==> flow/design.v (excerpt) <==
module AXIS_FIR_v1_0 # 
    (
        parameter integer C_S_AXIS_TDATA_WIDTH	= 16,
        parameter integer C_M_AXIS_TDATA_WIDTH	= 32,
        parameter integer C_M_AXIS_START_COUNT	= 32
    )
    (
        input wire [3:0] s_axis_tkeep,
        output wire [3:0] m_axis_tkeep,
        input wire  s_axis_aclk,
        input wire  s_axis_aresetn,
        output wire  s_axis_tready,
        input wire [C_S_AXIS_TDATA_WIDTH-1 : 0] s_axis_tdata,
        input wire [(C_S_AXIS_TDATA_WIDTH/8)-1 : 0] s_axis_tstrb,
        input wire  s_axis_tlast,
        input wire  s_axis_tvalid,
        input wire  m_axis_aclk,
        input wire  m_axis_aresetn,
        output wire  m_axis_tvalid,
        output wire [C_M_AXIS_TDATA_WIDTH-1 : 0] m_axis_tdata,
        output wire [(C_M_AXIS_TDATA_WIDTH/8)-1 : 0] m_axis_tstrb,
        output wire  m_axis_tlast,
        input wire  m_axis_tready
    );
Size: about 720 flip-flops, ~72 I/O pins, about 81000 um^2 of cells after synthesis.
clock: 5.21 ns
lec_check: 0
cap_margin: 15
core_margin: 2
core_utilization: 72
cts_cluster_diameter: 354
hold_slack_margin: -0.08
place_density: 0.64
setup_slack_margin: -0.3
slew_margin: 5
run.sh (not shown) runs the stock make flow with config.mk's settings and CLKGATE_MAP_FILE=.
The first run completed, yet does not pass: setup timing.
Next try:
Settings changed: ABC_AREA set to 1, CAP_MARGIN 15 to 0, CTS_CLUSTER_DIAMETER 354 to not set, HOLD_SLACK_MARGIN -0.08 to not set, PLACE_DENSITY 0.64 to 0.41, SETUP_SLACK_MARGIN -0.3 to not set, SLEW_MARGIN 5 to 20.
Clock period 5.21 ns to 4.66 ns, I/O delays scaled along.
What happened: With this change the flow never finished: it broke off in global routing (5_1_grt) on GRT-0232. Area after synthesis grows by 8.2%. Die size rises by 8.1%. Synthesized cell count rises by 29%.
Next try:
Settings changed: ABC_AREA 1 to not set, CAP_MARGIN 0 to 20, CORE_UTILIZATION 72 to 62, PLACE_DENSITY 0.41 to not set.
Clock period 4.66 ns to 5.82 ns, I/O delays scaled along.
Outcome: The changed run completed, yet does not pass: setup timing; area after synthesis is lower by a little under a tenth; synthesized cell count is lower by about a fifth; die size is higher by a little under a tenth.
Next try:
Settings changed: CORE_UTILIZATION 62 to 40.
Clock period 5.82 ns to 8.0 ns, I/O delays scaled along.
Outcome:
- This time the run completed with no timing, DRC or antenna violations
- register-to-register slack improves by 1.1 ns
- hold slack barely changes
- cell area fell by 3.9%
- cell count increases by 4.6%
- clock skew goes up by 0.041 ns
- global-route usage went down by 11 points
- synthesized cell count does not change
- routed wire length came out lower by 2.2%

Starting RTL as in the previous note.
Settings: LEC_CHECK=0, CAP_MARGIN=20, CELL_PAD_IN_SITES_GLOBAL_PLACEMENT=1, CORE_ASPECT_RATIO=1.33, CORE_MARGIN=9, CORE_UTILIZATION=17, GPL_ROUTABILITY_DRIVEN=1, GPL_TIMING_DRIVEN=1, SLEW_MARGIN=20, TNS_END_PERCENT=65; clock period 6.23 ns.
The baseline finished but fails on negative setup slack.
Rerun with:
==> flow/config.mk (replaced) <==
export PLATFORM = sky130hd
export DESIGN_NAME = AXIS_FIR_v1_0
export DESIGN_NICKNAME = AXIS_FIR_v1_0
export VERILOG_FILES = /design/flow/design.v
export SDC_FILE = /design/flow/constraint.sdc
export NUM_CORES = 4
export LEC_CHECK = 0
export CAP_MARGIN = 20
export CORE_MARGIN = 2
export CORE_UTILIZATION = 40
export SLEW_MARGIN = 20
==> flow/constraint.sdc (replaced) <==
create_clock -name core_clock -period 7.38 [get_ports {s_axis_aclk}]
set_input_delay 1.4760 -clock core_clock [delete_from_list [all_inputs] [get_ports {s_axis_aclk}]]
set_output_delay 1.4760 -clock core_clock [all_outputs]
set_load 0.01 [all_outputs]
After rerunning:
- With this change the flow went through all stages and came out clean
- worst hold slack hardly moves
- register-to-register slack gains 0.35 ns
- non-clock buffer count decreases by 342
- via count falls by 1.9%
- worst setup slack is better by 0.35 ns
- die size went down by 59%
- count of clock-buffer cells in the layout grows by 9
- global-route usage rose by 10 points
Rerun with:
==> flow/constraint.sdc (replaced) <==
create_clock -name core_clock -period 7.24 [get_ports {s_axis_aclk}]
set_input_delay 1.4480 -clock core_clock [delete_from_list [all_inputs] [get_ports {s_axis_aclk}]]
set_output_delay 1.4480 -clock core_clock [all_outputs]
set_load 0.01 [all_outputs]
After rerunning: Final cell count barely changes; via count is about the same; design area hardly moves; wire length is lower by about 0.8%; area after synthesis stays the same; count of clock-buffer cells in the layout is lower by 6; synthesized cell count stays the same; hold slack hardly moves; core utilization barely changes.
